===== design.v =====
module UART_TX_CTRL
#(
    parameter [ 1:0] RDY       = 2'b01,
    parameter [ 1:0] LOAD      = 2'b10,
    parameter [ 1:0] SEND      = 2'b11,
    parameter [ 3:0] IDX_MAX   = 10,
    parameter [13:0] TMR_MAX   = 14'b10100010110000  
)
(
    input  wire       CLK,
    input  wire       rst,
    input  wire       send,
    input  wire [7:0] send_data,
    output wire       ready,
    output wire       UART_TX
);
reg         tx_bit;
reg  [ 1:0] tx_state;
reg  [ 9:0] tx_data;
reg  [ 3:0] index;
reg  [13:0] tx_tmr;
wire        bit_done;
always @(posedge CLK) begin : state_transition
    if (rst)
        tx_state <= RDY;
    else
    case (tx_state)
        RDY:
            if (send)
                tx_state <= LOAD;
        LOAD:
            tx_state <= SEND;
        SEND:
            if (bit_done) begin
                if (index == IDX_MAX)
                    tx_state <= RDY;
                else
                    tx_state <= LOAD;
            end
        default:  
            tx_state <= RDY;
    endcase
end
always @(posedge CLK) begin : timing
    if (rst || tx_state == RDY) begin
        tx_tmr <= 14'd0;
    end
    else begin
        if (bit_done)
            tx_tmr <= 14'd0;
        else
            tx_tmr <= tx_tmr + 1;
    end
end
always @(posedge CLK) begin : increment_index
    if (rst || tx_state == RDY)
        index <= 0;
    else if (tx_state == LOAD)
        index <= index + 1;
end
always @(posedge CLK) begin : data_latch
    if (send)
        tx_data <= {1'b1, send_data, 1'b0};
end
always @(posedge CLK) begin : bit0
    if (rst || tx_state == RDY)
        tx_bit <= 1'b1;
    else if (tx_state == LOAD)
        tx_bit <= tx_data[index];
end
assign bit_done = (tx_tmr == TMR_MAX)? 1 : 0;
assign UART_TX   = tx_bit;
assign ready     = (tx_state == RDY)? 1 : 0;
endmodule
module UART_RX_CTRL
#(
    parameter [ 2:0] WAIT_START  = 3'b001,
    parameter [ 2:0] STORE_START = 3'b010,
    parameter [ 2:0] STORE_DATA  = 3'b011,
    parameter [ 2:0] STORE_STOP  = 3'b100,
    parameter [ 2:0] STORE_LAST  = 3'b101,
    parameter [13:0] TMR_MAX     = 14'b10100010110000  
)(
    input  wire        CLK,
    input  wire        rst,
    input  wire        UART_RX,
    output reg  [ 7:0] recv_data,
    output wire        vald_data
);
reg  [ 2:0] rx_reg;
reg  [ 2:0] rx_state;
reg  [13:0] rx_tmr;
reg  [ 2:0] bit_count;
wire        sample_point;
wire        startbit_detected;
always @(posedge CLK) begin : rx_latch_n_shift
    if (rst)
        rx_reg <= 3'd0;
    else
        rx_reg <= {rx_reg[1:0], UART_RX};
end
function set_startbit_detected;
    input state, rx2, rx1;
    begin
        if (state==WAIT_START && rx2==1'b1 && rx1==1'b0)
            set_startbit_detected = 1'b1;
        else
            set_startbit_detected = 1'b0;
    end
endfunction
assign startbit_detected = set_startbit_detected(
                            rx_state,
                            rx_reg[2],
                            rx_reg[1]
                        );
always @(posedge CLK) begin : rx_timer
    if (rst) begin
        rx_tmr <= 14'd0;
    end
    else if (startbit_detected == 1'b1) begin
        rx_tmr <= 14'd0;
    end
    else begin
        if (rx_tmr == TMR_MAX)
            rx_tmr <= 14'd0;
        else
            rx_tmr <= rx_tmr + 14'd1;
    end
end
assign sample_point = (rx_tmr == 14'd0)? 1'b1 : 1'b0;
always @(posedge CLK) begin : state_transition_n_bit_count
    if (rst) begin
        rx_state  <= WAIT_START;
        bit_count <= 3'd0;
    end
    else
    case (rx_state)
        WAIT_START:
            if (startbit_detected == 1'b1) begin
                rx_state <= STORE_START;
                bit_count <= 3'd0;
            end
        STORE_START:
            if (sample_point == 1'b1) begin
                if (rx_reg[1] == 1'b0)
                    rx_state <= STORE_DATA;
                else  
                    rx_state <= WAIT_START;
            end
        STORE_DATA:
            if (sample_point == 1'b1) begin
                recv_data <= {rx_reg[1], recv_data[7:1]};
                if (bit_count == 3'd7)
                    rx_state <= STORE_STOP;
                else
                    bit_count <= bit_count + 3'd1;
            end
        STORE_STOP:
            if (sample_point == 1'b1) begin
                if (rx_reg[1] == 1'b1)
                    rx_state <= STORE_LAST;
                else  
                    rx_state <= WAIT_START;
            end
        STORE_LAST:
            rx_state <= WAIT_START;
        default:  
            rx_state <= WAIT_START;
    endcase
end
assign vald_data = (rx_state == STORE_LAST)? 1'b1 : 1'b0;
endmodule
module FIFO
#(
    parameter ADDR_WIDTH = 8,
    parameter DATA_WIDTH = 8
)
(
    input  wire                  CLK,
    input  wire                  rst,
    input  wire                  w_enable,
    input  wire                  r_enable,
    input  wire [DATA_WIDTH-1:0] w_data,
    output reg  [DATA_WIDTH-1:0] r_data,
    output reg  [ADDR_WIDTH:0]   count
);
reg [ADDR_WIDTH-1:0] w_addr;
reg [ADDR_WIDTH-1:0] r_addr;
reg [DATA_WIDTH-1:0] ram [2**ADDR_WIDTH-1:0];
always @(posedge CLK) begin : dpm
    if (w_enable)
        ram[w_addr] <= w_data;
    if (rst)
        r_data      <= 0;
    else if (r_enable)
        r_data      <= ram[r_addr];
end
always @(posedge CLK) begin : addr
    if (rst) begin
        w_addr <= 0;
        r_addr <= 0;
    end
    else begin
        if (w_enable)
            w_addr <= w_addr + 1'b1;
        if (r_enable)
            r_addr <= r_addr + 1'b1;
    end
end
always @(posedge CLK) begin : count_data
    if (rst)
        count <= 0;
    else
    case ({w_enable, r_enable})
        2'b00: count <= count;
        2'b01: count <= count - 1'b1;
        2'b10: count <= count + 1'b1;
        2'b11: count <= count;
    endcase
end
endmodule
module UART
#(
    parameter [ 2:0] WAIT_ACTI      = 3'b001,
    parameter [ 2:0] SEND_CHAR      = 3'b010,
    parameter [ 2:0] RDY            = 3'b011,
    parameter [ 2:0] WAIT_RDY       = 3'b100,
    parameter [ 3:0] BTN_STR_LEN    = 4'd8,
    parameter [ 1:0] PARROT_STR_LEN = 2'd3,
    parameter        BTN            = 1'b0,
    parameter        PARROT         = 1'b1,
    parameter [13:0] BAUD_TMR_MAX   = 14'd15  
)
(
    input  wire CLK,        
    input  wire rst,        
    input  wire btn_0,      
    output wire UART_TX,    
    input  wire UART_RX     
);
reg  [ 2:0] uart_state;
wire [ 7:0] btn_str        [ 7:0];
reg  [ 3:0] str_idx;
reg         send_mode;
reg         send_char;
wire        send;
reg  [ 7:0] send_data;
wire        ready;
assign send = send_char;
wire [ 7:0] recv_data;
wire        vald_data;
wire        w_enable;
wire        r_enable;
wire [ 7:0] r_data;
wire [ 8:0] count;
assign btn_str[0] = 8'h02;  
assign btn_str[1] = 8'h41;  
assign btn_str[2] = 8'h52;  
assign btn_str[3] = 8'h54;  
assign btn_str[4] = 8'h59;  
assign btn_str[5] = 8'h0D;  
assign btn_str[6] = 8'h0A;  
assign btn_str[7] = 8'h03;  
UART_TX_CTRL #(.TMR_MAX(BAUD_TMR_MAX)) uart_tx_ctrl (
    CLK,
    rst,
    send,
    send_data,
    ready,
    UART_TX
);
UART_RX_CTRL #(.TMR_MAX(BAUD_TMR_MAX)) uart_rx_ctrl (
    CLK,
    rst,
    UART_RX,
    recv_data,
    vald_data
);
assign w_enable = (vald_data == 1'b1 && count < 2**8);
assign r_enable = (count > 0 && uart_state == WAIT_ACTI)? 1 : 0;
FIFO fifo (
    CLK,
    rst,
    w_enable,
    r_enable,
    recv_data,  
    r_data,
    count
);
always @(posedge CLK) begin : state_transition
    if (rst) begin
        uart_state <= WAIT_ACTI;
        send_mode  <= BTN;
    end
    else
    case (uart_state)
        WAIT_ACTI:
            if (r_enable) begin
                uart_state <= SEND_CHAR;
                send_mode  <= PARROT;
            end
            else if (btn_0 == 1'b1) begin
                uart_state <= SEND_CHAR;
                send_mode  <= BTN;
            end
        SEND_CHAR:
            uart_state <= RDY;
        RDY:
            uart_state <= WAIT_RDY;
        WAIT_RDY:
            if (ready == 1'b1) begin
                case (send_mode)
                    PARROT: begin
                        uart_state <= WAIT_ACTI;
                    end
                    BTN: begin
                        if (str_idx == BTN_STR_LEN)
                            uart_state <= WAIT_ACTI;
                        else
                            uart_state <= SEND_CHAR;
                    end
                endcase
            end
        default:  
            uart_state <= WAIT_ACTI;
    endcase
end
always @(posedge CLK) begin : inc_idx
    if (rst || uart_state == WAIT_ACTI)
        str_idx <= 0;
    else if (uart_state == SEND_CHAR)
        str_idx <= str_idx + 1;
end
always @(posedge CLK) begin : char_load
    if (rst) begin
        send_char <= 1'b0;
        send_data <= 0;
    end
    else if (uart_state == SEND_CHAR) begin
        send_char <= 1'b1;
        if (send_mode == PARROT)
            send_data <= r_data;
        else if (send_mode == BTN)
            send_data <= btn_str[str_idx[2:0]];
    end
    else begin
        send_char <= 1'b0;
    end
end
endmodule

===== run.sh =====
#!/bin/bash
# the make line also repeats each setting of config.mk as NAME=value (left out here)
make -C /OpenROAD-flow-scripts/flow DESIGN_CONFIG=/design/flow/config.mk WORK_HOME=/design/flow/orfs CLKGATE_MAP_FILE= finish

===== config.mk =====
export PLATFORM = sky130hd
export DESIGN_NAME = UART
export DESIGN_NICKNAME = UART
export VERILOG_FILES = /design/flow/design.v
export SDC_FILE = /design/flow/constraint.sdc
export NUM_CORES = 4
export LEC_CHECK = 0
export CAP_MARGIN = 40
export CELL_PAD_IN_SITES_DETAIL_PLACEMENT = 0
export CORE_ASPECT_RATIO = 1.34
export CORE_MARGIN = 7
export CORE_UTILIZATION = 40
export CTS_CLUSTER_DIAMETER = 205
export GPL_ROUTABILITY_DRIVEN = 0
export PLACE_DENSITY_LB_ADDON = 0.3
export SETUP_SLACK_MARGIN = -0.67
export SLEW_MARGIN = 20

===== constraint.sdc =====
create_clock -name core_clock -period 10.0 [get_ports {CLK}]
set_input_delay 2.0000 -clock core_clock [delete_from_list [all_inputs] [get_ports {CLK}]]
set_output_delay 2.0000 -clock core_clock [all_outputs]
set_load 0.01 [all_outputs]

==> results of run 1 <==
layer usage:
| layer | GRT usage | wire, microns | vias to the layer above |
|---|---|---|---|
| met2 | 0.325 | 110000 | 1715 |
| met1 | 0.236 | 81800 | 22508 |
| met3 | 0.0289 | 14800 | 484 |
| met5 | 0 | 0 | - |
| met4 | 0.0929 | 12800 | 0 |
| li1 | - | - | 17690 |
through the flow:
stage          instances  setup WS, ns
2_1_floorplan       4213          5.94
3_3_place_gp        6814          5.44
3_5_place_dp        6920          5.59
4_1_cts             7275          5.58
5_1_grt             7352          5.39
6_report            7355          5.65
cell type report:
class / instances / area share
Clock inverter: 106 / 0.00922
Tap cell: 2758 / 0.0362
Clock buffer: 249 / 0.0556
Antenna cell: 4 / 0.000105
Timing Repair Buffer: 270 / 0.0265
Multi-Input combinational cell: 1779 / 0.201
Sequential cell: 2160 / 0.670
Inverter: 29 / 0.00117
==> results.yml, run 1 <==
# yosys + openroad results
status:
  outcome: "finished clean"
clocking:
  clkTransAtPathRegs_ns: 0.06
  cts_setup_buffers: 0
  cts_tree: "done"
  clkLatencyLatePin_ns: 0.84
  clockBufferDepth: 4
  root_buffer: "clkbuf_16"
  ctsHoldBuffers: 0
  numClockSinks: 2160
  cts_resized: 0
  cts_buffers: 201
  ctsHtreeMaxLevel: 4
detailed_routing:
  vias: 42397
  remaining_drc_errors: 0
  drt-pass1-iter-count: 6
  drt_wl_total_microns: 220000
  vias_per_cell: 5.76
  first_iter_violations: 4639
  wl_per_cell_microns: 29.9
  antenna_left: 0
setup_path:
  critPathArrivalTime_ns: 5.05
  worst_setup_path_start_kind: "register"
  path_class: "reg2reg"
  r2r-end: "fifo.r_data[6]$_SDFFE_PP0P_"
  crit_required_ns: 10.70
  crit_fanout: 93
  crit_chain: "buf_12 > buf_4 > mux4_2 > mux4_2 > a2111oi_2 > o31ai_1 > nand3_1 > o31ai_1"
  crit_end: "fifo.r_data[6]$_SDFFE_PP0P_"
  cp.depth: 8
  crit_buf_inv: 2
  path_delay_family: "buffers and inverters"
  setup.worst_path.end_class: "register"
  startpoint: "fifo.r_addr[0]$_SDFFE_PP0P_"
  reg2reg_depth: 8
  slowest_delay_ns: 0.86
  r2r_start: "fifo.r_addr[0]$_SDFFE_PP0P_"
  regToRegSetupSlack_ns: 5.65
  slowest_stage: "dfxtp_4"
logic_synthesis:
  synth_cell_type_count: 70
  synth.top_cell.area_share: 0.734
  ys_area_sq_mm: 0.0845
  ys_top_cells_by_count: "2064 x edfxtp_1, 503 x mux4_2, 369 x nor2_1"
  ys_ff: 2160
  yosysWarnings: 4
  ys_sh_simple: 0.0351
  ys_top_logic_family: "multiplexers"
  ys_cells: 4213
  synth_cells: 4213
  ys_seq_share: 0.756
  mux_area_frac: 0.154
  syn_area_sq_mm: 0.0845
  synthArstFlopShare: 0
  edf_count: 2064
  synthMostInstantiatedCell: "edfxtp_1"
  ys_sh_adder: 0.00409
  synth_area_per_cell_sq_um: 20.1
  syn_nets: 4244
  ys_top_cells_by_area: "edfxtp_1 73%, mux4_2 13%, dfxtp_1 2.3%"
  ff_type: "edfxtp_1"
  aoi_share: 0.0283
  synth_top_cell_by_area: "edfxtp_1"
  ys_sh_xor: 0.00456
place:
  dp_hpwl_microns: 135000
  io_buffer_count: 4
  placed_cell_area_sq_mm: 0.0885
power_and_ir_drop:
  power.share.switching: 0.252
  seqPwrFrac: 0.474
  powerClk_mw: 7.36
  maxPowerGroup: "sequential cells"
  pg_seq_mw: 9.94
  pg_comb_mw: 3.68
  switchingPower_mw: 5.29
  ir_drop_uv: 169
  leakage_nw: 29.2
  power.total_mw: 21.0
  internal_power_mw: 15.7
  p_clk_frac: 0.351
  power_frac_comb: 0.175
  power.density_mw_per_mm2: 220
layout:
  stdcell_area_sq_mm: 0.0954
  combGateArea_sq_mm: 0.0192
  seq_area_sq_mm: 0.0639
  post-route-util: 0.453
  nets: 4472
  fillers: 17606
  syn2layout_area_growth_pct: 12.9
timing:
  slew_violations: 0
  skew_ns: 0.0490
  whs_ns: 0.433
  max_freq_mhz: 230
  setup_viol: 0
  period_used_share: 0.435
  worst_pin_slew_ns: 1.22
  rsz0062_at_grt: "false"
  tns_ns: 0
  slew_headroom: 0.188
  min_period_ns: 4.35
  final_hold_viol_count: 0
floorplan:
  die_w_microns: 411
  io_pins: 5
  die_height_microns: 546
  die_area_sq_mm: 0.224
  floorplan.core_util: 0.402
  row_count: 195
  core-area_sq_mm: 0.210
min_path:
  whs_path_depth: 0
  worstHoldPathType: "reg2reg"
  min_to: "uart_tx_ctrl.tx_data[3]$_DFFE_PP_"
  hold_start: "send_data[2]$_SDFFE_PP0P_"
global_routing:
  globalRoute.totalOverflow: 0
  antenna_found_initial: 3
  grtUsageTotal: 0.190
  grt_pass1_wl_microns: 312000
  grt_max_degree: 202
  grt_pass1_vias: 42726
flow_run:
  maxCapViolCount: 0
  warnings: 58
==> inputs of run 2 (changes only) <==
CORE_UTILIZATION = 48   (was 40)
PLACE_DENSITY_LB_ADDON = not set   (was 0.3)
SLEW_MARGIN = 15   (was 20)
TNS_END_PERCENT = 70   (was not set)
==> results.yml, run 2 <==
# yosys + openroad results
status:
  outcome: "finished clean"
setup_path:
  worst_setup_path_start_kind: "register"
  crit_fanout: 113
  setup.worst_path.end_class: "register"
  cp.depth: 8
  r2r_start: "fifo.r_addr[1]$_SDFFE_PP0P_"
  crit_end: "fifo.r_data[6]$_SDFFE_PP0P_"
  startpoint: "fifo.r_addr[1]$_SDFFE_PP0P_"
  crit_buf_inv: 2
  regToRegSetupSlack_ns: 5.43
  reg2reg_depth: 8
  r2r-end: "fifo.r_data[6]$_SDFFE_PP0P_"
  cpMostUsedCell: "a21oi_1"
  critPathArrivalTime_ns: 5.27
  path_delay_family: "buffers and inverters"
  slowest_delay_ns: 0.76
  slowest_stage: "buf_4"
  crit_required_ns: 10.70
  crit_chain: "buf_12 > buf_4 > mux4_2 > mux4_2 > a21oi_1 > a21oi_1 > a21oi_1 > o31ai_1"
  path_class: "reg2reg"
clocking:
  clkLatencyLatePin_ns: 0.84
  root_buffer: "clkbuf_16"
  cts_resized: 0
  cts_tree: "done"
  cts_setup_buffers: 0
  clkTransAtPathRegs_ns: 0.07
  numClockSinks: 2160
  ctsHtreeMaxLevel: 4
  ctsHoldBuffers: 0
  cts_buffers: 198
  clockBufferDepth: 3
min_path:
  hold_start: "send_data[6]$_SDFFE_PP0P_"
  worstHoldPathType: "reg2reg"
  min_to: "uart_tx_ctrl.tx_data[7]$_DFFE_PP_"
  whs_path_depth: 0
floorplan:
  floorplan.core_util: 0.482
  die_height_microns: 500
  core-area_sq_mm: 0.175
  row_count: 178
  io_pins: 5
  die_w_microns: 376
  die_area_sq_mm: 0.188
place:
  dp.cells: 6521
  dp_hpwl_microns: 139000
  pre_cts_slack_ns: 5.18
  io_buffer_count: 4
layout:
  fillers: 13467
  nets: 4433
  syn2layout_area_growth_pct: 12.2
  final_cells: 6919
  post-route-util: 0.541
logic_synthesis:
  synth_cell_type_count: 70
  ys_sh_adder: 0.00409
  synth_cells: 4213
  syn_nets: 4244
  synthMostInstantiatedCell: "edfxtp_1"
  syn_area_sq_mm: 0.0845
  ys_sh_simple: 0.0351
  ys_cells: 4213
  synth.top_cell.area_share: 0.734
  synthArstFlopShare: 0
  ys_top_cells_by_area: "edfxtp_1 73%, mux4_2 13%, dfxtp_1 2.3%"
  edf_count: 2064
  ys_top_logic_family: "multiplexers"
  ys_sh_xor: 0.00456
  aoi_share: 0.0283
  synth_area_per_cell_sq_um: 20.1
  ys_seq_share: 0.756
  ys_area_sq_mm: 0.0845
  mux_area_frac: 0.154
  synth_top_cell_by_area: "edfxtp_1"
  ys_top_cells_by_count: "2064 x edfxtp_1, 503 x mux4_2, 369 x nor2_1"
  yosysWarnings: 4
  ff_type: "edfxtp_1"
  ys_ff: 2160
power_and_ir_drop:
  maxPowerGroup: "sequential cells"
  p_clk_frac: 0.353
  switchingPower_mw: 5.43
  power.density_mw_per_mm2: 223
  seqPwrFrac: 0.470
  internal_power_mw: 15.7
  pg_seq_mw: 9.94
  powerClk_mw: 7.46
  leakage_nw: 29.1
  power_frac_comb: 0.177
  ir_drop_uv: 199
  pg_comb_mw: 3.74
  power.share.switching: 0.257
  power.total_mw: 21.1
detailed_routing:
  antenna_left: 0
  first_iter_violations: 4279
  remaining_drc_errors: 0
  drt_wl_total_microns: 224000
  vias_per_cell: 6.16
  wl_per_cell_microns: 32.3
  vias: 42617
  drt-pass1-iter-count: 7
timing:
  period_used_share: 0.457
  tns_ns: 0
  slew_violations: 0
  slew_headroom: 0.239
  final_hold_viol_count: 0
  skew_ns: 0.0404
  worst_pin_slew_ns: 1.14
  setup_viol: 0
  max_freq_mhz: 219
  rsz0062_at_grt: "false"
  min_period_ns: 4.57
  setup_ws_ns: 5.43
global_routing:
  grt_pass1_wl_microns: 318000
  antenna_found_initial: 5
  grt_pass1_vias: 43003
  grtUsageTotal: 0.235
  grt_max_degree: 185
  globalRoute.totalOverflow: 0
flow_run:
  warnings: 53
  maxCapViolCount: 0
==> run 2: area by class of cell <==
class	instances	area (sq um)	share of cell area
Timing Repair Buffer	234	2280	0.0241
Clock inverter	137	1230	0.0130
Tap cell	2340	2930	0.0309
Clock buffer	237	5120	0.0540
Multi-Input combinational cell	1779	19200	0.203
Inverter	29	111	0.00117
Sequential cell	2160	63900	0.674
Antenna cell	3	7.51	0.0000792
==> run 2: per-layer routing <==
layer / GRT usage / part of all wire / vias up / wire length [microns]
li1: - / - / 17649 / -
met2: 0.394 / 0.50 / 1791 / 112000
met1: 0.304 / 0.38 / 22717 / 84700
met5: 0 / 0.000081 / - / 18
met3: 0.0440 / 0.072 / 458 / 16000
met4: 0.0986 / 0.050 / 2 / 11200
==> run 2: through the flow <==
stage,instance area (sq um),hold slack [ns]
after detailed placement,88200,0.413
final,94800,0.429
after floorplan,84500,0.403
after global placement,87000,0.419
after CTS,94600,0.428
after global routing,94800,0.445
==> inputs of run 3 (changes only) <==
CAP_MARGIN = 20   (was 40)
CELL_PAD_IN_SITES_DETAIL_PLACEMENT = not set   (was 0)
CORE_ASPECT_RATIO = not set   (was 1.34)
CORE_MARGIN = 2   (was 7)
CORE_UTILIZATION = 69   (was 48)
CTS_CLUSTER_DIAMETER = not set   (was 205)
GPL_ROUTABILITY_DRIVEN = not set   (was 0)
SETUP_SLACK_MARGIN = not set   (was -0.67)
SLEW_MARGIN = 20   (was 15)
TNS_END_PERCENT = not set   (was 70)
clock period = 3.39 ns   (was 10.0 ns; I/O delays follow)
==> results.yml, run 3 <==
# yosys + openroad results
timing:
  min_period_ns: 3.41
  period_used_share: 1.00
  setup_ws_ns: -0.0156
  tns_ns: -0.0156
  slew_violations: 0
  slew_headroom: 0.216
  max_freq_mhz: 294
  rsz0062_at_grt: "false"
  worst_pin_slew_ns: 1.16
  setup_viol: 1
  skew_ns: 0.0330
  final_hold_viol_count: 0
logic_synthesis:
  syn_area_sq_mm: 0.0845
  synthMostInstantiatedCell: "edfxtp_1"
  synthArstFlopShare: 0
  synth.top_cell.area_share: 0.734
  ys_sh_simple: 0.0351
  synth_area_per_cell_sq_um: 20.1
  synth_cells: 4213
  syn_nets: 4244
  synth_top_cell_by_area: "edfxtp_1"
  ys_sh_xor: 0.00456
  ys_sh_adder: 0.00409
  yosysWarnings: 4
  ys_area_sq_mm: 0.0845
  mux_area_frac: 0.154
  ys_ff: 2160
  ys_top_logic_family: "multiplexers"
  edf_count: 2064
  aoi_share: 0.0283
  ff_type: "edfxtp_1"
  ys_seq_share: 0.756
  ys_top_cells_by_area: "edfxtp_1 73%, mux4_2 13%, dfxtp_1 2.3%"
  ys_top_cells_by_count: "2064 x edfxtp_1, 503 x mux4_2, 369 x nor2_1"
  ys_cells: 4213
  synth_cell_type_count: 70
place:
  placed_cell_area_sq_mm: 0.0895
  io_buffer_count: 4
  dp.cells: 6067
  routabilityCongestion: 0.960
  dp_hpwl_microns: 138000
setup_path:
  crit_fanout: 57
  crit_chain: "buf_12 > mux4_2 > mux4_2 > a2111oi_2 > o31ai_1 > nand3_1 > o31ai_1"
  path_class: "reg2reg"
  reg2reg_depth: 7
  slowest_stage: "a2111oi_2"
  slowest_delay_ns: 0.69
  r2r-end: "fifo.r_data[6]$_SDFFE_PP0P_"
  crit_required_ns: 4.07
  worst_setup_path_start_kind: "register"
  startpoint: "fifo.r_addr[0]$_SDFFE_PP0P_"
  crit_buf_inv: 1
  critPathArrivalTime_ns: 4.09
  cp.depth: 7
  r2r_start: "fifo.r_addr[0]$_SDFFE_PP0P_"
  crit_end: "fifo.r_data[6]$_SDFFE_PP0P_"
  path_delay_family: "multiplexers"
  regToRegSetupSlack_ns: -0.02
  setup.worst_path.end_class: "register"
global_routing:
  grt_pass1_wl_microns: 324000
  antenna_found_initial: 8
  grtUsageTotal: 0.367
  grt_pass1_vias: 45615
  grt_max_degree: 173
  globalRoute.totalOverflow: 0
flow_run:
  maxCapViolCount: 0
  warnings: 62
power_and_ir_drop:
  maxPowerGroup: "sequential cells"
  power.density_mw_per_mm2: 663
  pg_comb_mw: 12.0
  power_frac_comb: 0.188
  internal_power_mw: 47.8
  power.share.switching: 0.249
  leakage_nw: 30.4
  switchingPower_mw: 15.9
  seqPwrFrac: 0.459
  p_clk_frac: 0.353
  powerClk_mw: 22.5
  pg_seq_mw: 29.3
  ir_drop_uv: 647
detailed_routing:
  drt_wl_total_microns: 224000
  antenna_left: 0
  vias: 45308
  wl_per_cell_microns: 34.7
  vias_per_cell: 7.02
  drt-pass1-iter-count: 8
  remaining_drc_errors: 0
  first_iter_violations: 7495
floorplan:
  core-area_sq_mm: 0.122
  die_w_microns: 354
  floorplan.core_util: 0.694
  row_count: 128
  die_area_sq_mm: 0.125
  die_height_microns: 354
  io_pins: 5
status:
  outcome: "finished with violations"
  so_faults: "negative setup slack"
clocking:
  ctsHtreeMaxLevel: 4
  cts_tree: "done"
  ctsHoldBuffers: 0
  clockBufferDepth: 3
  clkLatencyLatePin_ns: 0.84
  numClockSinks: 2160
  root_buffer: "clkbuf_16"
  cts_buffers: 203
  clkTransAtPathRegs_ns: 0.06
min_path:
  worstHoldPathType: "in2reg"
  min_to: "uart_rx_ctrl.rx_reg[0]$_SDFF_PP0_"
  hold_start: "UART_RX"
  whs_path_depth: 2
layout:
  post-route-util: 0.789
  final_cells: 6450
  fillers: 6140
  stdcell_area_sq_mm: 0.0961
  syn2layout_area_growth_pct: 13.7
  nets: 4681
-- run 3: routing by layer --
metal | track usage | share of wire | vias up
li1 | - | - | 18142
met1 | 0.514 | 0.35 | 23308
met2 | 0.564 | 0.47 | 3272
met3 | 0.0949 | 0.13 | 572
met4 | 0.152 | 0.047 | 14
met5 | 0.00642 | 0.00093 | -
-- run 3: what timing repair did --
action                     4_1_cts  5_1_grt
gates resized                    1        2
setup endpoints to repair        2        2
setup buffers                    3        0
-- run 3: area by class of cell --
cell class              count  area (sq um)  share of cell area
inverters                  29           111             0.00116
multi-input cells        1779         19100               0.199
flip-flops and latches   2160         63900               0.665
well taps                1625          2030              0.0212
diodes                      4          10.0            0.000104
clock inverters            99           988              0.0103
repair buffers            477          4290              0.0446
clock buffers             277          5560              0.0579
-- run 3: stage by stage --
step                worst slack (ns)  power (mW)  hold WS [ns]
floorplan                     -0.670        38.1         0.403
global placement             -0.0202        41.5         0.417
detailed placement           -0.0250        41.6         0.417
CTS                            0.125        63.8         0.384
global route                 0.00917        65.4         0.426
finish                       -0.0156        63.7         0.431
==> inputs of run 4 (changes only) <==
CORE_UTILIZATION = 40   (was 69)
clock period = 6.84 ns   (was 3.39 ns; I/O delays follow)
==> results.yml, run 4 <==
# yosys + openroad results
clocking:
  ctsHtreeMaxLevel: 4
  numClockSinks: 2160
  cts_setup_buffers: 0
  clockBufferDepth: 3
  ctsHoldBuffers: 0
  root_buffer: "clkbuf_16"
  clkTransAtPathRegs_ns: 0.06
  cts_tree: "done"
  clkLatencyLatePin_ns: 0.86
  cts_buffers: 216
  cts_resized: 0
place:
  routabilityCongestion: 0.876
  placed_cell_area_sq_mm: 0.0876
  dp_hpwl_microns: 132000
  io_buffer_count: 4
logic_synthesis:
  syn_area_sq_mm: 0.0845
  synth_cells: 4213
  ys_top_logic_family: "multiplexers"
  aoi_share: 0.0283
  synth_cell_type_count: 70
  syn_nets: 4244
  ys_ff: 2160
  yosysWarnings: 4
  edf_count: 2064
  ys_top_cells_by_count: "2064 x edfxtp_1, 503 x mux4_2, 369 x nor2_1"
  ys_sh_adder: 0.00409
  synthArstFlopShare: 0
  mux_area_frac: 0.154
  synth_area_per_cell_sq_um: 20.1
  ys_area_sq_mm: 0.0845
  ys_sh_simple: 0.0351
  synthMostInstantiatedCell: "edfxtp_1"
  ff_type: "edfxtp_1"
  synth.top_cell.area_share: 0.734
  ys_sh_xor: 0.00456
  ys_top_cells_by_area: "edfxtp_1 73%, mux4_2 13%, dfxtp_1 2.3%"
  ys_seq_share: 0.756
  synth_top_cell_by_area: "edfxtp_1"
  ys_cells: 4213
timing:
  worst_pin_slew_ns: 1.13
  min_period_ns: 4.28
  tns_ns: 0
  slew_headroom: 0.245
  period_used_share: 0.625
  skew_ns: 0.0553
  max_freq_mhz: 234
  final_hold_viol_count: 0
  slew_violations: 0
  setup_viol: 0
  rsz0062_at_grt: "false"
setup_path:
  crit_chain: "buf_4 > mux4_2 > mux4_2 > o21ai_1 > a21oi_1 > a211oi_1 > o32ai_1"
  r2r_start: "fifo.r_addr[0]$_SDFFE_PP0P_"
  slowest_delay_ns: 1.00
  slowest_stage: "dfxtp_4"
  crit_buf_inv: 1
  crit_fanout: 37
  r2r-end: "fifo.r_data[7]$_SDFFE_PP0P_"
  crit_required_ns: 7.55
  cp.depth: 7
  setup.worst_path.end_class: "register"
  reg2reg_depth: 7
  path_delay_family: "AND-OR/OR-AND gates"
  path_class: "reg2reg"
  cpMostUsedCell: "mux4_2"
  crit_end: "fifo.r_data[7]$_SDFFE_PP0P_"
  worst_setup_path_start_kind: "register"
  critPathArrivalTime_ns: 4.99
  startpoint: "fifo.r_addr[0]$_SDFFE_PP0P_"
  regToRegSetupSlack_ns: 2.56
min_path:
  min_to: "uart_tx_ctrl.tx_data[5]$_DFFE_PP_"
  hold_start: "send_data[4]$_SDFFE_PP0P_"
  whs_path_depth: 0
  worstHoldPathType: "reg2reg"
power_and_ir_drop:
  power.share.switching: 0.260
  switchingPower_mw: 8.18
  powerClk_mw: 11.4
  pg_comb_mw: 5.48
  pg_seq_mw: 14.6
  seqPwrFrac: 0.463
  leakage_nw: 28.5
  internal_power_mw: 23.3
  power_frac_comb: 0.174
  maxPowerGroup: "sequential cells"
  power.density_mw_per_mm2: 333
  ir_drop_uv: 267
  p_clk_frac: 0.363
global_routing:
  grt_max_degree: 221
  antenna_found_initial: 5
  grtUsageTotal: 0.201
  grt_pass1_vias: 41844
  grt_pass1_wl_microns: 312000
  globalRoute.totalOverflow: 0
detailed_routing:
  drt_wl_total_microns: 218000
  first_iter_violations: 5543
  drt-pass1-iter-count: 6
  vias_per_cell: 5.81
  remaining_drc_errors: 0
  antenna_left: 0
  vias: 42255
  wl_per_cell_microns: 30.0
status:
  outcome: "finished clean"
floorplan:
  die_area_sq_mm: 0.215
  floorplan.core_util: 0.403
  die_height_microns: 464
  core-area_sq_mm: 0.210
  row_count: 168
  die_w_microns: 464
  io_pins: 5
layout:
  stdcell_area_sq_mm: 0.0945
  fillers: 17770
  nets: 4313
  syn2layout_area_growth_pct: 11.9
flow_run:
  warnings: 55
  maxCapViolCount: 0
## run 4: area by class of cell
class	instances	area, sq um	area share
timing repair buffer	96	973	0.0103
tap	2805	3510	0.0371
clock inverter	140	1210	0.0129
antenna	1	2.50	0.0000265
clock buffer	264	5620	0.0594
sequential	2160	63900	0.676
multi-input combinational	1779	19200	0.203
inverter	29	111	0.00118
## run 4: routing by layer
metal / GRT usage / share of wire
met3: 0.0482 / 0.087
met4: 0.0637 / 0.032
met2: 0.313 / 0.47
met1: 0.280 / 0.41
met5: 0 / 0.00012
## run 4: metrics by stage
step / cells / setup WS, ns / hold WS, ns / util / power [mW]
floorplan: 4213 / 2.78 / 0.403 / - / 18.9
global route: 7274 / 2.53 / 0.440 / 0.451 / 32.5
global placement: 6867 / 2.57 / 0.422 / 0.418 / 20.4
detailed placement: 6867 / 2.66 / 0.415 / 0.418 / 20.4
CTS: 7271 / 2.62 / 0.431 / 0.450 / 31.7
finish: 7274 / 2.56 / 0.428 / 0.451 / 31.5
==> inputs of run 5 (changes only) <==
CTS_CLUSTER_DIAMETER = 345   (was not set)
SETUP_SLACK_MARGIN = 0.17   (was not set)
clock period = 10.0 ns   (was 6.84 ns; I/O delays follow)
==> results.yml, run 5 <==
# yosys + openroad results
status:
  outcome: "finished clean"
timing:
  period_used_share: 0.462
  slew_violations: 0
  worst_pin_slew_ns: 1.33
  setup_viol: 0
  max_freq_mhz: 216
  skew_ns: 0.0323
  tns_ns: 0
  min_period_ns: 4.62
  rsz0062_at_grt: "false"
  final_hold_viol_count: 0
  slew_headroom: 0.113
setup_path:
  crit_fanout: 59
  regToRegSetupSlack_ns: 5.38
  slowest_delay_ns: 0.81
  slowest_stage: "buf_4"
  r2r-end: "fifo.r_data[1]$_SDFFE_PP0P_"
  crit_required_ns: 10.73
  crit_end: "fifo.r_data[1]$_SDFFE_PP0P_"
  worst_setup_path_start_kind: "register"
  reg2reg_depth: 9
  setup.worst_path.end_class: "register"
  critPathArrivalTime_ns: 5.35
  path_delay_family: "AND-OR/OR-AND gates"
  crit_chain: "buf_12 > buf_4 > mux4_2 > a22o_1 > a211o_1 > a311oi_2 > o211ai_1 > nand4_1 > o221ai_1"
  startpoint: "fifo.r_addr[0]$_SDFFE_PP0P_"
  cp.depth: 9
  path_class: "reg2reg"
  crit_buf_inv: 2
  r2r_start: "fifo.r_addr[0]$_SDFFE_PP0P_"
power_and_ir_drop:
  p_clk_frac: 0.370
  ir_drop_uv: 188
  pg_comb_mw: 3.64
  internal_power_mw: 16.1
  seqPwrFrac: 0.461
  power.density_mw_per_mm2: 228
  switchingPower_mw: 5.48
  power.share.switching: 0.254
  power_frac_comb: 0.169
  power.total_mw: 21.6
  powerClk_mw: 7.99
  pg_seq_mw: 9.95
  maxPowerGroup: "sequential cells"
  leakage_nw: 28.4
floorplan:
  die_w_microns: 464
  core-area_sq_mm: 0.210
  io_pins: 5
  floorplan.core_util: 0.403
  die_height_microns: 464
  die_area_sq_mm: 0.215
  row_count: 168
logic_synthesis:
  synth.top_cell.area_share: 0.734
  ys_area_sq_mm: 0.0845
  synthMostInstantiatedCell: "edfxtp_1"
  mux_area_frac: 0.154
  synth_top_cell_by_area: "edfxtp_1"
  ff_type: "edfxtp_1"
  ys_sh_xor: 0.00456
  ys_seq_share: 0.756
  ys_top_cells_by_area: "edfxtp_1 73%, mux4_2 13%, dfxtp_1 2.3%"
  ys_top_cells_by_count: "2064 x edfxtp_1, 503 x mux4_2, 369 x nor2_1"
  ys_cells: 4213
  aoi_share: 0.0283
  ys_sh_simple: 0.0351
  ys_top_logic_family: "multiplexers"
  synth_cell_type_count: 70
  edf_count: 2064
  syn_area_sq_mm: 0.0845
  synth_area_per_cell_sq_um: 20.1
  synthArstFlopShare: 0
  ys_sh_adder: 0.00409
  synth_cells: 4213
  ys_ff: 2160
  syn_nets: 4244
  yosysWarnings: 4
clocking:
  numClockSinks: 2160
  root_buffer: "clkbuf_16"
  ctsHoldBuffers: 0
  clkTransAtPathRegs_ns: 0.06
  clkLatencyLatePin_ns: 0.86
  clockBufferDepth: 3
  cts_setup_buffers: 0
  ctsHtreeMaxLevel: 4
  cts_tree: "done"
  cts_resized: 0
  cts_buffers: 218
global_routing:
  grtUsageTotal: 0.202
  globalRoute.totalOverflow: 0
  grt_pass1_vias: 42344
  grt_max_degree: 184
  grt_pass1_wl_microns: 313000
  antenna_found_initial: 2
place:
  dp_hpwl_microns: 129000
  io_buffer_count: 4
  routabilityCongestion: 0.894
detailed_routing:
  remaining_drc_errors: 0
  wl_per_cell_microns: 30.1
  vias_per_cell: 5.80
  drt_wl_total_microns: 219000
  first_iter_violations: 5092
  vias: 42148
  antenna_left: 0
  drt-pass1-iter-count: 6
flow_run:
  maxCapViolCount: 0
  warnings: 54
layout:
  post-route-util: 0.450
  seq_area_sq_mm: 0.0639
  fillers: 17719
  nets: 4305
  syn2layout_area_growth_pct: 11.9
  combGateArea_sq_mm: 0.0192
min_path:
  min_to: "uart_tx_ctrl.tx_data[2]$_DFFE_PP_"
  whs_path_depth: 0
  hold_start: "send_data[1]$_SDFFE_PP0P_"
  worstHoldPathType: "reg2reg"
-- run 5: metal layers --
metal	vias up	global-route usage	wire (microns)
li1	17412	-	-
met5	-	0	13
met3	425	0.0423	17700
met1	22500	0.276	88300
met4	2	0.0743	8570
met2	1809	0.320	104000
-- run 5: layout make-up --
cell class	count	share of cell area
repair buffers	86	0.00882
clock buffers	279	0.0614
flip-flops and latches	2160	0.676
well taps	2805	0.0371
inverters	29	0.00118
diodes	1	0.0000265
multi-input cells	1779	0.203
clock inverters	123	0.0121
-- run 5: per-stage QoR --
stage / hold slack (ns) / std cells / worst slack [ns] / instance area [sq um]
after detailed placement: 0.419 / 6858 / 5.47 / 87500
after global placement: 0.419 / 6858 / 5.15 / 87500
after global routing: 0.440 / 7261 / 5.24 / 94500
after CTS: 0.436 / 7260 / 5.45 / 94400
final: 0.429 / 7262 / 5.38 / 94500
after floorplan: 0.403 / 4213 / 5.94 / 84500
==> inputs of run 6 (changes only) <==
CORE_UTILIZATION = 72   (was 40)
CTS_CLUSTER_DIAMETER = 353   (was 345)
SETUP_SLACK_MARGIN = not set   (was 0.17)
clock period = 2.94 ns   (was 10.0 ns; I/O delays follow)
==> results.yml, run 6 <==
# yosys + openroad results
status:
  outcome: "finished with violations"
  so_faults: "negative setup slack"
setup_path:
  path_delay_family: "buffers and inverters"
  critPathArrivalTime_ns: 3.81
  crit_fanout: 11
  r2r_start: "fifo.r_addr[0]$_SDFFE_PP0P_"
  regToRegSetupSlack_ns: -0.18
  r2r-end: "fifo.r_data[1]$_SDFFE_PP0P_"
  slowest_stage: "mux4_2"
  startpoint: "fifo.r_addr[0]$_SDFFE_PP0P_"
  crit_buf_inv: 5
  path_class: "reg2reg"
  crit_chain: "buf_6 > buf_12 > buf_16 > buf_4 > mux4_2 > nand2_1 > a21oi_1 > nor3_1 > a31oi_1 > buf_4 > o31ai_1 > o221ai_1"
  crit_end: "fifo.r_data[1]$_SDFFE_PP0P_"
  setup.worst_path.end_class: "register"
  reg2reg_depth: 12
  worst_setup_path_start_kind: "register"
  crit_required_ns: 3.63
  cpMostUsedCell: "buf_4"
  slowest_delay_ns: 0.61
  cp.depth: 12
floorplan:
  core-area_sq_mm: 0.116
  die_w_microns: 347
  die_height_microns: 347
  row_count: 125
  die_area_sq_mm: 0.120
  io_pins: 5
  floorplan.core_util: 0.727
layout:
  nets: 5001
  final_cells: 6663
  syn2layout_area_growth_pct: 17.6
clocking:
  clkLatencyLatePin_ns: 0.83
  ctsHoldBuffers: 0
  root_buffer: "clkbuf_16"
  clkTransAtPathRegs_ns: 0.06
  ctsHtreeMaxLevel: 4
  cts_tree: "done"
  numClockSinks: 2160
  clockBufferDepth: 3
  cts_buffers: 199
logic_synthesis:
  ff_type: "edfxtp_1"
  synthMostInstantiatedCell: "edfxtp_1"
  syn_nets: 4244
  synth_area_per_cell_sq_um: 20.1
  ys_sh_xor: 0.00456
  synth_cell_type_count: 70
  mux_area_frac: 0.154
  ys_area_sq_mm: 0.0845
  yosysWarnings: 4
  ys_sh_simple: 0.0351
  ys_top_logic_family: "multiplexers"
  synth_cells: 4213
  synthArstFlopShare: 0
  edf_count: 2064
  ys_seq_share: 0.756
  ys_sh_adder: 0.00409
  ys_ff: 2160
  ys_cells: 4213
  ys_top_cells_by_area: "edfxtp_1 73%, mux4_2 13%, dfxtp_1 2.3%"
  syn_area_sq_mm: 0.0845
  synth_top_cell_by_area: "edfxtp_1"
  synth.top_cell.area_share: 0.734
  ys_top_cells_by_count: "2064 x edfxtp_1, 503 x mux4_2, 369 x nor2_1"
  aoi_share: 0.0283
timing:
  period_used_share: 1.06
  whs_ns: 0.284
  setup_ws_ns: -0.180
  final_hold_viol_count: 0
  slew_headroom: 0.198
  min_period_ns: 3.12
  skew_ns: 0.0345
  rsz0062_at_grt: "true"
  worst_pin_slew_ns: 1.20
  max_freq_mhz: 320
  setup_viol: 8
  slew_violations: 0
global_routing:
  grt_pass1_vias: 48884
  globalRoute.totalOverflow: 0
  grt_pass1_wl_microns: 346000
  grtUsageTotal: 0.411
  grt_max_degree: 193
  antenna_found_initial: 15
place:
  io_buffer_count: 4
  routabilityCongestion: 0.934
  dp.cells: 6185
  dp_hpwl_microns: 143000
power_and_ir_drop:
  ir_drop_uv: 948
  power.share.switching: 0.261
  p_clk_frac: 0.334
  internal_power_mw: 56.7
  seqPwrFrac: 0.439
  leakage_nw: 32.3
  power.total_mw: 76.8
  powerClk_mw: 25.6
  power.density_mw_per_mm2: 773
  pg_seq_mw: 33.7
  switchingPower_mw: 20.0
  pg_comb_mw: 17.5
  maxPowerGroup: "sequential cells"
  power_frac_comb: 0.228
detailed_routing:
  drt-pass1-iter-count: 7
  drt_wl_total_microns: 252000
  wl_per_cell_microns: 37.8
  vias_per_cell: 7.44
  vias: 49553
  first_iter_violations: 9002
  remaining_drc_errors: 0
  antenna_left: 0
min_path:
  whs_path_depth: 2
  worstHoldPathType: "in2reg"
  hold_start: "rst"
  min_to: "fifo.r_addr[6]$_SDFFE_PP0P_"
flow_run:
  maxCapViolCount: 0
  warnings: 67
-- run 6: cell type report --
cell class                      count  area, sq um
Antenna cell                        8         20.0
Clock buffer                      271         5530
Clock inverter                     91          785
Fill cell                        4605        16800
Inverter                           29          111
Multi-Input combinational cell   1779        19800
Sequential cell                  2160        63900
Tap cell                         1524         1910
Timing Repair Buffer              801         7330
-- run 6: through the flow --
stage	utilization	area (sq um)	setup WS, ns	TNS [ns]
3_5_place_dp	0.784	91200	-0.401	-1.52
2_1_floorplan	-	84500	-1.12	-2297.58
4_1_cts	0.849	98600	-0.0371	-0.0842
3_3_place_gp	0.784	91100	-0.336	-1.54
6_report	0.855	99400	-0.180	-0.996
5_1_grt	0.855	99300	-0.190	-1.11
-- run 6: per-layer routing --
metal | vias to the layer above | GRT usage | routed length (microns) | part of all wire
li1 | 18791 | - | - | -
met1 | 24653 | 0.543 | 77900 | 0.31
met2 | 4922 | 0.624 | 117000 | 0.47
met3 | 1167 | 0.116 | 36900 | 0.15
met4 | 20 | 0.240 | 19600 | 0.078
met5 | - | 0 | 245 | 0.00097
-- run 6: repair_timing --
item / in CTS / in global routing
setup endpoints to repair: 10 / 11
pin swaps: 26 / 30
resized: 110 / 76
gates cloned: 6 / 1
buffers inserted: 54 / 49
==> inputs of run 7 (changes only) <==
CORE_UTILIZATION = 39   (was 72)
CTS_CLUSTER_DIAMETER = not set   (was 353)
GPL_TIMING_DRIVEN = 1   (was not set)
PLACE_DENSITY_LB_ADDON = 0.12   (was not set)
SETUP_SLACK_MARGIN = 0.69   (was not set)
SLEW_MARGIN = 15   (was 20)
clock period = 3.51 ns   (was 2.94 ns; I/O delays follow)
==> results.yml, run 7 <==
# yosys + openroad results
status:
  outcome: "finished clean"
global_routing:
  antenna_found_initial: 10
  grt_pass1_wl_microns: 340000
  globalRoute.totalOverflow: 0
  grtUsageTotal: 0.217
  grt_pass1_vias: 43693
  grt_max_degree: 177
clocking:
  ctsHtreeMaxLevel: 4
  cts_buffers: 222
  clkLatencyLatePin_ns: 0.86
  ctsHoldBuffers: 0
  cts_tree: "done"
  root_buffer: "clkbuf_16"
  numClockSinks: 2160
  clockBufferDepth: 3
  clkTransAtPathRegs_ns: 0.07
floorplan:
  floorplan.core_util: 0.393
  core-area_sq_mm: 0.215
  io_pins: 5
  die_height_microns: 469
  die_w_microns: 469
  die_area_sq_mm: 0.220
  row_count: 170
detailed_routing:
  drt_wl_total_microns: 242000
  remaining_drc_errors: 0
  vias: 43866
  first_iter_violations: 4682
  antenna_left: 0
  drt-pass1-iter-count: 6
  wl_per_cell_microns: 30.7
  vias_per_cell: 5.58
logic_synthesis:
  mux_area_frac: 0.154
  synthArstFlopShare: 0
  edf_count: 2064
  synth_area_per_cell_sq_um: 20.1
  ys_ff: 2160
  synthMostInstantiatedCell: "edfxtp_1"
  synth.top_cell.area_share: 0.734
  ys_top_cells_by_count: "2064 x edfxtp_1, 503 x mux4_2, 369 x nor2_1"
  ys_cells: 4213
  synth_cells: 4213
  synth_cell_type_count: 70
  aoi_share: 0.0283
  syn_area_sq_mm: 0.0845
  ys_sh_adder: 0.00409
  ys_top_logic_family: "multiplexers"
  ys_top_cells_by_area: "edfxtp_1 73%, mux4_2 13%, dfxtp_1 2.3%"
  ys_seq_share: 0.756
  ff_type: "edfxtp_1"
  yosysWarnings: 4
  ys_sh_xor: 0.00456
  ys_sh_simple: 0.0351
  ys_area_sq_mm: 0.0845
  syn_nets: 4244
  synth_top_cell_by_area: "edfxtp_1"
timing:
  setup_viol: 0
  tns_ns: 0
  final_hold_viol_count: 0
  period_used_share: 0.865
  skew_ns: 0.0444
  worst_pin_slew_ns: 1.10
  slew_headroom: 0.266
  max_freq_mhz: 329
  min_period_ns: 3.04
  rsz0062_at_grt: "true"
  slew_violations: 0
flow_run:
  maxCapViolCount: 0
  warnings: 67
setup_path:
  slowest_delay_ns: 0.61
  crit_fanout: 7
  worst_setup_path_start_kind: "register"
  r2r_start: "fifo.r_addr[0]$_SDFFE_PP0P_"
  critPathArrivalTime_ns: 3.77
  reg2reg_depth: 12
  path_class: "reg2reg"
  slowest_stage: "mux4_2"
  path_delay_family: "multiplexers"
  regToRegSetupSlack_ns: 0.47
  startpoint: "fifo.r_addr[0]$_SDFFE_PP0P_"
  crit_required_ns: 4.24
  crit_buf_inv: 6
  setup.worst_path.end_class: "register"
  crit_chain: "buf_12 > buf_16 > buf_12 > buf_16 > buf_8 > mux4_2 > mux4_2 > o21ai_2 > a21oi_2 > a211oi_2 > buf_4 > o32ai_1"
  cp.depth: 12
  r2r-end: "fifo.r_data[7]$_SDFFE_PP0P_"
  crit_end: "fifo.r_data[7]$_SDFFE_PP0P_"
power_and_ir_drop:
  power_frac_comb: 0.212
  seqPwrFrac: 0.431
  pg_seq_mw: 28.3
  power.total_mw: 65.6
  internal_power_mw: 48.6
  pg_comb_mw: 13.9
  p_clk_frac: 0.357
  ir_drop_uv: 496
  maxPowerGroup: "sequential cells"
  powerClk_mw: 23.4
  switchingPower_mw: 17.0
  leakage_nw: 31.9
  power.share.switching: 0.259
  power.density_mw_per_mm2: 652
layout:
  fillers: 18052
  combGateArea_sq_mm: 0.0197
  syn2layout_area_growth_pct: 19.2
  nets: 4864
  stdcell_area_sq_mm: 0.101
  seq_area_sq_mm: 0.0639
  final_cells: 7866
place:
  dp_hpwl_microns: 151000
  dp.cells: 7363
  placed_cell_area_sq_mm: 0.0917
  routabilityCongestion: 0.847
  io_buffer_count: 4
min_path:
  min_to: "fifo.r_addr[2]$_SDFFE_PP0P_"
  hold_start: "rst"
  whs_path_depth: 2
  worstHoldPathType: "in2reg"
run 7: metrics by stage:
step,worst slack [ns],utilization,hold slack (ns)
floorplan,-0.550,-,0.403
global placement,0.0863,0.426,0.419
detailed placement,0.125,0.426,0.422
CTS,0.520,0.467,0.166
global route,0.448,0.468,0.204
finish,0.473,0.468,0.252
run 7: final cells by class:
| class | instances | share of cell area |
|---|---|---|
| sequential | 2160 | 0.635 |
| multi-input combinational | 1779 | 0.196 |
| timing repair buffer | 641 | 0.0610 |
| clock buffer | 261 | 0.0568 |
| tap | 2838 | 0.0353 |
| clock inverter | 153 | 0.0149 |
| inverter | 29 | 0.00119 |
| antenna | 5 | 0.000124 |
run 7: metal layers:
metal	vias to the layer above	GRT usage	share of wire
met5	-	0	0
met4	0	0.0581	0.027
met3	328	0.0378	0.063
met2	1432	0.350	0.48
met1	23539	0.307	0.43
li1	18567	-	-
run 7: repair_timing:
| item | 4_1_cts | 5_1_grt |
|---|---|---|
| cloned | 12 | 0 |
| gates resized | 125 | 53 |
| setup buffers | 62 | 10 |
| setup endpoints to repair | 46 | 57 |
| pin swaps | 24 | 20 |
==> inputs of run 8 (changes only) <==
CORE_UTILIZATION = 72   (was 39)
CTS_CLUSTER_DIAMETER = 365   (was not set)
CTS_CLUSTER_SIZE = 14   (was not set)
GPL_TIMING_DRIVEN = not set   (was 1)
HOLD_SLACK_MARGIN = 0.3   (was not set)
PLACE_DENSITY_LB_ADDON = 0.01   (was 0.12)
SETUP_SLACK_MARGIN = 0.83   (was 0.69)
SLEW_MARGIN = 20   (was 15)
clock period = 2.91 ns   (was 3.51 ns; I/O delays follow)
==> results.yml, run 8 <==
# yosys + openroad results
logic_synthesis:
  synthMostInstantiatedCell: "edfxtp_1"
  ys_top_cells_by_area: "edfxtp_1 73%, mux4_2 13%, dfxtp_1 2.3%"
  ff_type: "edfxtp_1"
  synth_cells: 4213
  ys_top_cells_by_count: "2064 x edfxtp_1, 503 x mux4_2, 369 x nor2_1"
  edf_count: 2064
  synth.top_cell.area_share: 0.734
  ys_ff: 2160
  aoi_share: 0.0283
  ys_sh_adder: 0.00409
  synthArstFlopShare: 0
  yosysWarnings: 4
  ys_sh_simple: 0.0351
  mux_area_frac: 0.154
  ys_area_sq_mm: 0.0845
  ys_sh_xor: 0.00456
  syn_nets: 4244
  synth_top_cell_by_area: "edfxtp_1"
  synth_area_per_cell_sq_um: 20.1
  ys_top_logic_family: "multiplexers"
  synth_cell_type_count: 70
  ys_seq_share: 0.756
  ys_cells: 4213
  syn_area_sq_mm: 0.0845
clocking:
  numClockSinks: 2160
  ctsHtreeMaxLevel: 4
  clkLatencyLatePin_ns: 0.81
  cts_tree: "done"
  clkTransAtPathRegs_ns: 0.08
  root_buffer: "clkbuf_16"
  cts_buffers: 172
  clockBufferDepth: 3
setup_path:
  slowest_delay_ns: 0.47
  crit_chain: "buf_12 > buf_12 > buf_4 > nand3_2 > buf_4 > o221ai_1 > a21oi_1 > a211oi_1 > buf_4 > o41ai_2 > a21oi_1 > a211o_1"
  cpMostUsedCell: "buf_4"
  path_delay_family: "AND-OR/OR-AND gates"
  path_class: "reg2reg"
  reg2reg_depth: 12
  crit_fanout: 12
  crit_required_ns: 3.67
  cp.depth: 12
  worst_setup_path_start_kind: "register"
  critPathArrivalTime_ns: 3.78
  startpoint: "fifo.r_addr[0]$_SDFFE_PP0P_"
  r2r-end: "fifo.r_data[4]$_SDFFE_PP0P_"
  regToRegSetupSlack_ns: -0.11
  r2r_start: "fifo.r_addr[0]$_SDFFE_PP0P_"
  crit_end: "fifo.r_data[4]$_SDFFE_PP0P_"
  slowest_stage: "a211oi_1"
  setup.worst_path.end_class: "register"
  crit_buf_inv: 5
detailed_routing:
  vias_per_cell: 7.39
  antenna_left: 0
  first_iter_violations: 8714
  vias: 48307
  drt_wl_total_microns: 246000
  wl_per_cell_microns: 37.6
  drt-pass1-iter-count: 6
  remaining_drc_errors: 0
power_and_ir_drop:
  leakage_nw: 32.0
  p_clk_frac: 0.294
  ir_drop_uv: 641
  power.share.switching: 0.265
  power_frac_comb: 0.241
  powerClk_mw: 21.6
  switchingPower_mw: 19.4
  seqPwrFrac: 0.464
  pg_seq_mw: 34.0
  maxPowerGroup: "sequential cells"
  pg_comb_mw: 17.7
  internal_power_mw: 53.8
  power.density_mw_per_mm2: 734
floorplan:
  io_pins: 5
  die_area_sq_mm: 0.120
  die_w_microns: 347
  core-area_sq_mm: 0.116
  row_count: 125
  floorplan.core_util: 0.727
  die_height_microns: 347
timing:
  period_used_share: 1.04
  worst_pin_slew_ns: 0.990
  slew_headroom: 0.339
  final_hold_viol_count: 0
  max_freq_mhz: 331
  min_period_ns: 3.02
  rsz0062_at_grt: "true"
  slew_violations: 0
  setup_viol: 7
  setup_ws_ns: -0.113
  skew_ns: 0.0332
min_path:
  min_to: "uart_rx_ctrl.rx_reg[0]$_SDFF_PP0_"
  worstHoldPathType: "in2reg"
  whs_path_depth: 2
  hold_start: "UART_RX"
place:
  placed_cell_area_sq_mm: 0.0909
  dp.cells: 6160
  dp_hpwl_microns: 142000
  routabilityCongestion: 1.03
  io_buffer_count: 4
layout:
  fillers: 4564
  nets: 4980
  syn2layout_area_growth_pct: 18.0
  seq_area_sq_mm: 0.0639
  stdcell_area_sq_mm: 0.0997
  final_cells: 6537
  combGateArea_sq_mm: 0.0206
global_routing:
  grt_max_degree: 154
  antenna_found_initial: 8
  grt_pass1_wl_microns: 337000
  globalRoute.totalOverflow: 0
  grtUsageTotal: 0.400
  grt_pass1_vias: 47128
status:
  outcome: "finished with violations"
  so_faults: "negative setup slack"
flow_run:
  maxCapViolCount: 0
  warnings: 73
## run 8: layer usage
| metal | up-vias | wire, microns | global-route usage |
|---|---|---|---|
| met3 | 906 | 34300 | 0.110 |
| li1 | 18657 | - | - |
| met2 | 4256 | 116000 | 0.609 |
| met5 | - | 213 | 0 |
| met1 | 24474 | 78900 | 0.541 |
| met4 | 14 | 16900 | 0.210 |
## run 8: what timing repair did
action | in CTS | in global routing
buffers inserted | 76 | 44
pin swaps | 50 | 66
gates resized | 267 | 302
hold buffers | 1 | 0
hold endpoints to repair | 5 | 0
endpoints found under the setup margin | 2082 | 2078
cloned | 13 | 5
## run 8: per-stage QoR
stage | utilization | TNS, ns | power [mW] | setup slack [ns] | hold slack (ns)
finish | 0.858 | -0.386 | 73.2 | -0.113 | 0.353
global route | 0.858 | -0.525 | 74.7 | -0.136 | 0.369
CTS | 0.843 | 0 | 72.1 | 0.0396 | 0.339
detailed placement | 0.782 | -3.70 | 49.5 | -0.158 | 0.419
global placement | 0.782 | -1.39 | 49.4 | -0.199 | 0.416
floorplan | - | -2359.31 | 44.4 | -1.15 | 0.403
## run 8: cell type report
cell class                 count  area share
inverter                      29     0.00115
clock buffer                 222      0.0459
multi-input combinational   1779       0.207
timing repair buffer         807      0.0843
sequential                  2160       0.641
tap                         1524      0.0191
antenna                        4    0.000100
clock inverter                12     0.00176
==> inputs of run 9 (changes only) <==
CTS_CLUSTER_DIAMETER = 103   (was 365)
CTS_CLUSTER_SIZE = not set   (was 14)
HOLD_SLACK_MARGIN = not set   (was 0.3)
PLACE_DENSITY_LB_ADDON = not set   (was 0.01)
SETUP_SLACK_MARGIN = not set   (was 0.83)
clock period = 2.77 ns   (was 2.91 ns; I/O delays follow)
==> results.yml, run 9 <==
# yosys + openroad results
logic_synthesis:
  ys_top_cells_by_count: "2064 x edfxtp_1, 503 x mux4_2, 369 x nor2_1"
  ys_area_sq_mm: 0.0845
  ys_sh_adder: 0.00409
  synth_cell_type_count: 70
  synth.top_cell.area_share: 0.734
  syn_area_sq_mm: 0.0845
  ys_sh_simple: 0.0351
  ys_cells: 4213
  ff_type: "edfxtp_1"
  synth_cells: 4213
  synth_area_per_cell_sq_um: 20.1
  syn_nets: 4244
  ys_top_logic_family: "multiplexers"
  aoi_share: 0.0283
  synth_top_cell_by_area: "edfxtp_1"
  ys_seq_share: 0.756
  ys_top_cells_by_area: "edfxtp_1 73%, mux4_2 13%, dfxtp_1 2.3%"
  mux_area_frac: 0.154
  synthArstFlopShare: 0
  ys_sh_xor: 0.00456
  edf_count: 2064
  synthMostInstantiatedCell: "edfxtp_1"
  yosysWarnings: 4
  ys_ff: 2160
detailed_routing:
  drt_wl_total_microns: 250000
  antenna_left: 0
  wl_per_cell_microns: 37.3
  vias: 49150
  first_iter_violations: 8856
  remaining_drc_errors: 0
  drt-pass1-iter-count: 8
  vias_per_cell: 7.35
power_and_ir_drop:
  p_clk_frac: 0.335
  power.total_mw: 82.1
  power_frac_comb: 0.229
  powerClk_mw: 27.6
  ir_drop_uv: 744
  power.density_mw_per_mm2: 823
  pg_comb_mw: 18.8
  pg_seq_mw: 35.8
  seqPwrFrac: 0.435
  power.share.switching: 0.261
  switchingPower_mw: 21.5
  leakage_nw: 32.5
  internal_power_mw: 60.7
  maxPowerGroup: "sequential cells"
timing:
  rsz0062_at_grt: "true"
  setup_ws_ns: -0.313
  worst_pin_slew_ns: 1.07
  max_freq_mhz: 324
  skew_ns: 0.0374
  period_used_share: 1.11
  min_period_ns: 3.08
  slew_headroom: 0.289
  slew_violations: 0
  setup_viol: 8
  final_hold_viol_count: 0
setup_path:
  path_class: "reg2reg"
  r2r-end: "fifo.r_data[3]$_SDFFE_PP0P_"
  slowest_stage: "mux4_2"
  crit_required_ns: 3.46
  slowest_delay_ns: 0.50
  crit_buf_inv: 6
  crit_chain: "buf_12 > buf_16 > buf_6 > clkbuf_16 > buf_6 > mux4_2 > mux2i_2 > o22ai_1 > a211o_1 > a211oi_2 > buf_4 > o31ai_1"
  setup.worst_path.end_class: "register"
  cpMostUsedCell: "buf_6"
  crit_fanout: 8
  critPathArrivalTime_ns: 3.77
  reg2reg_depth: 12
  startpoint: "fifo.r_addr[0]$_SDFFE_PP0P_"
  crit_end: "fifo.r_data[3]$_SDFFE_PP0P_"
  worst_setup_path_start_kind: "register"
  cp.depth: 12
  path_delay_family: "buffers and inverters"
  regToRegSetupSlack_ns: -0.31
  r2r_start: "fifo.r_addr[0]$_SDFFE_PP0P_"
clocking:
  cts_tree: "done"
  root_buffer: "clkbuf_16"
  clkTransAtPathRegs_ns: 0.06
  clockBufferDepth: 3
  ctsHtreeMaxLevel: 4
  clkLatencyLatePin_ns: 0.83
  cts_buffers: 202
  numClockSinks: 2160
  ctsHoldBuffers: 0
global_routing:
  antenna_found_initial: 6
  grt_pass1_wl_microns: 348000
  grt_max_degree: 157
  grt_util_met1: 0.548
  met2_usage: 0.633
  grt_pass1_vias: 48761
  grtUsageTotal: 0.412
  use_met3: 0.124
  globalRoute.totalOverflow: 0
  grt.busiest_layer: "met2"
layout:
  stdcell_area_sq_mm: 0.0998
  final_cells: 6689
  syn2layout_area_growth_pct: 18.2
  post-route-util: 0.859
  nets: 5023
  fillers: 4541
floorplan:
  core-area_sq_mm: 0.116
  io_pins: 5
  die_area_sq_mm: 0.120
  die_height_microns: 347
  floorplan.core_util: 0.727
  row_count: 125
  die_w_microns: 347
min_path:
  worstHoldPathType: "in2reg"
  min_to: "fifo.w_addr[2]$_SDFFE_PP0P_"
  whs_path_depth: 2
  hold_start: "rst"
flow_run:
  warnings: 64
  maxCapViolCount: 0
place:
  io_buffer_count: 4
  placed_cell_area_sq_mm: 0.0915
  dp_hpwl_microns: 144000
  routabilityCongestion: 0.949
  dp.cells: 6229
status:
  so_faults: "negative setup slack"
  outcome: "finished with violations"
[run 9: per-stage QoR]
stage / setup TNS (ns) / hold slack [ns] / worst slack [ns]
after detailed placement: -3.74 / 0.412 / -0.635
after global routing: -2.19 / 0.300 / -0.327
after global placement: -3.69 / 0.418 / -0.555
after CTS: -1.22 / 0.264 / -0.193
after floorplan: -2647.48 / 0.403 / -1.29
final: -2.15 / 0.305 / -0.313
[run 9: final cells by class]
| cell class | instances | area [sq um] | area share |
|---|---|---|---|
| Antenna cell | 10 | 25.0 | 0.000251 |
| Sequential cell | 2160 | 63900 | 0.640 |
| Clock buffer | 254 | 5410 | 0.0542 |
| Clock inverter | 113 | 1040 | 0.0105 |
| Inverter | 29 | 113 | 0.00113 |
| Multi-Input combinational cell | 1779 | 19800 | 0.198 |
| Timing Repair Buffer | 820 | 7580 | 0.0760 |
| Tap cell | 1524 | 1910 | 0.0191 |
[run 9: routing by layer]
layer / up-vias / wire, microns
li1: 18851 / -
met2: 4753 / 119000
met4: 12 / 15900
met3: 909 / 36400
met1: 24625 / 78600
met5: - / 118
[run 9: timing repair]
action | 4_1_cts | 5_1_grt
gates cloned | 3 | 5
gates resized | 92 | 122
setup endpoints to repair | 11 | 11
buffers inserted | 19 | 59
pin swaps | 17 | 48
==> inputs of run 10 (changes only) <==
CORE_UTILIZATION = 67   (was 72)
CTS_CLUSTER_DIAMETER = not set   (was 103)
CTS_CLUSTER_SIZE = 14   (was not set)
SETUP_SLACK_MARGIN = -0.54   (was not set)
clock period = 7.27 ns   (was 2.77 ns; I/O delays follow)
==> results.yml, run 10 <==
# yosys + openroad results
detailed_routing:
  remaining_drc_errors: 0
  wl_per_cell_microns: 34.5
  vias: 42999
  vias_per_cell: 7.06
  drt-pass1-iter-count: 9
  drt_wl_total_microns: 210000
  antenna_left: 0
  first_iter_violations: 6784
power_and_ir_drop:
  p_clk_frac: 0.356
  ir_drop_uv: 306
  pg_comb_mw: 5.01
  powerClk_mw: 10.3
  power.density_mw_per_mm2: 314
  power_frac_comb: 0.173
  switchingPower_mw: 7.26
  leakage_nw: 28.3
  seqPwrFrac: 0.471
  maxPowerGroup: "sequential cells"
  internal_power_mw: 21.8
  pg_seq_mw: 13.7
  power.share.switching: 0.250
  power.total_mw: 29.1
logic_synthesis:
  synthArstFlopShare: 0
  synth.top_cell.area_share: 0.734
  ys_top_logic_family: "multiplexers"
  ys_sh_simple: 0.0351
  aoi_share: 0.0283
  ys_top_cells_by_count: "2064 x edfxtp_1, 503 x mux4_2, 369 x nor2_1"
  ys_top_cells_by_area: "edfxtp_1 73%, mux4_2 13%, dfxtp_1 2.3%"
  synthMostInstantiatedCell: "edfxtp_1"
  yosysWarnings: 4
  syn_nets: 4244
  ys_seq_share: 0.756
  syn_area_sq_mm: 0.0845
  ys_cells: 4213
  ys_area_sq_mm: 0.0845
  ys_sh_adder: 0.00409
  synth_area_per_cell_sq_um: 20.1
  synth_cells: 4213
  synth_cell_type_count: 70
  ys_sh_xor: 0.00456
  ff_type: "edfxtp_1"
  synth_top_cell_by_area: "edfxtp_1"
  ys_ff: 2160
  edf_count: 2064
  mux_area_frac: 0.154
floorplan:
  die_area_sq_mm: 0.129
  die_height_microns: 359
  row_count: 130
  io_pins: 5
  floorplan.core_util: 0.674
  die_w_microns: 359
  core-area_sq_mm: 0.125
clocking:
  numClockSinks: 2160
  ctsHtreeMaxLevel: 4
  clkTransAtPathRegs_ns: 0.06
  cts_tree: "done"
  ctsHoldBuffers: 0
  cts_resized: 0
  root_buffer: "clkbuf_16"
  cts_setup_buffers: 0
  clkLatencyLatePin_ns: 0.81
  cts_buffers: 204
  clockBufferDepth: 3
layout:
  nets: 4291
  fillers: 7085
  combGateArea_sq_mm: 0.0192
  post-route-util: 0.739
  syn2layout_area_growth_pct: 9.63
  final_cells: 6093
  stdcell_area_sq_mm: 0.0926
  seq_area_sq_mm: 0.0639
place:
  placed_cell_area_sq_mm: 0.0860
  dp_hpwl_microns: 125000
  routabilityCongestion: 0.933
  io_buffer_count: 4
  dp.cells: 5702
setup_path:
  slowest_stage: "a2111oi_1"
  startpoint: "fifo.r_addr[1]$_SDFFE_PP0P_"
  path_delay_family: "AND-OR/OR-AND gates"
  reg2reg_depth: 8
  crit_end: "fifo.r_data[5]$_SDFFE_PP0P_"
  crit_fanout: 55
  path_class: "reg2reg"
  cpMostUsedCell: "buf_4"
  critPathArrivalTime_ns: 5.16
  r2r_start: "fifo.r_addr[1]$_SDFFE_PP0P_"
  r2r-end: "fifo.r_data[5]$_SDFFE_PP0P_"
  setup.worst_path.end_class: "register"
  cp.depth: 8
  regToRegSetupSlack_ns: 2.76
  crit_buf_inv: 2
  crit_required_ns: 7.92
  crit_chain: "buf_4 > and2_1 > buf_4 > a221oi_1 > a22oi_1 > o21ai_1 > a2111oi_1 > o32ai_1"
  slowest_delay_ns: 1.21
  worst_setup_path_start_kind: "register"
timing:
  setup_viol: 0
  tns_ns: 0
  slew_headroom: 0.122
  rsz0062_at_grt: "false"
  period_used_share: 0.620
  max_freq_mhz: 222
  skew_ns: 0.0236
  slew_violations: 0
  final_hold_viol_count: 0
  min_period_ns: 4.51
  worst_pin_slew_ns: 1.31
flow_run:
  maxCapViolCount: 0
  warnings: 67
global_routing:
  grt.busiest_layer: "met2"
  grt_max_degree: 245
  grt_pass1_vias: 42926
  grt_pass1_wl_microns: 303000
  grt_util_met1: 0.490
  grtUsageTotal: 0.331
  globalRoute.totalOverflow: 0
  antenna_found_initial: 2
  met2_usage: 0.501
  use_met3: 0.0714
min_path:
  min_to: "uart_rx_ctrl.rx_reg[1]$_SDFF_PP0_"
  hold_start: "uart_rx_ctrl.rx_reg[0]$_SDFF_PP0_"
  whs_path_depth: 1
  worstHoldPathType: "reg2reg"
status:
  outcome: "finished clean"
-- run 10: per-layer routing --
metal  part of all wire  up-vias
met4              0.039        0
li1                   -    17380
met3               0.11      440
met2               0.47     2637
met5                  0        -
met1               0.38    22542
-- run 10: layout make-up --
cell class	instances	area share
Sequential cell	2160	0.690
Inverter	29	0.00120
Tap cell	1650	0.0223
Antenna cell	5	0.000135
Clock buffer	268	0.0602
Clock inverter	116	0.0101
Timing Repair Buffer	86	0.00882
Multi-Input combinational cell	1779	0.207
-- run 10: per-stage QoR --
stage | hold slack [ns] | worst slack (ns)
2_1_floorplan | 0.403 | 3.21
3_3_place_gp | 0.416 | 2.95
3_5_place_dp | 0.424 | 3.13
4_1_cts | 0.440 | 3.10
5_1_grt | 0.442 | 2.82
6_report | 0.436 | 2.76
Power and IR drop assume default switching activity.
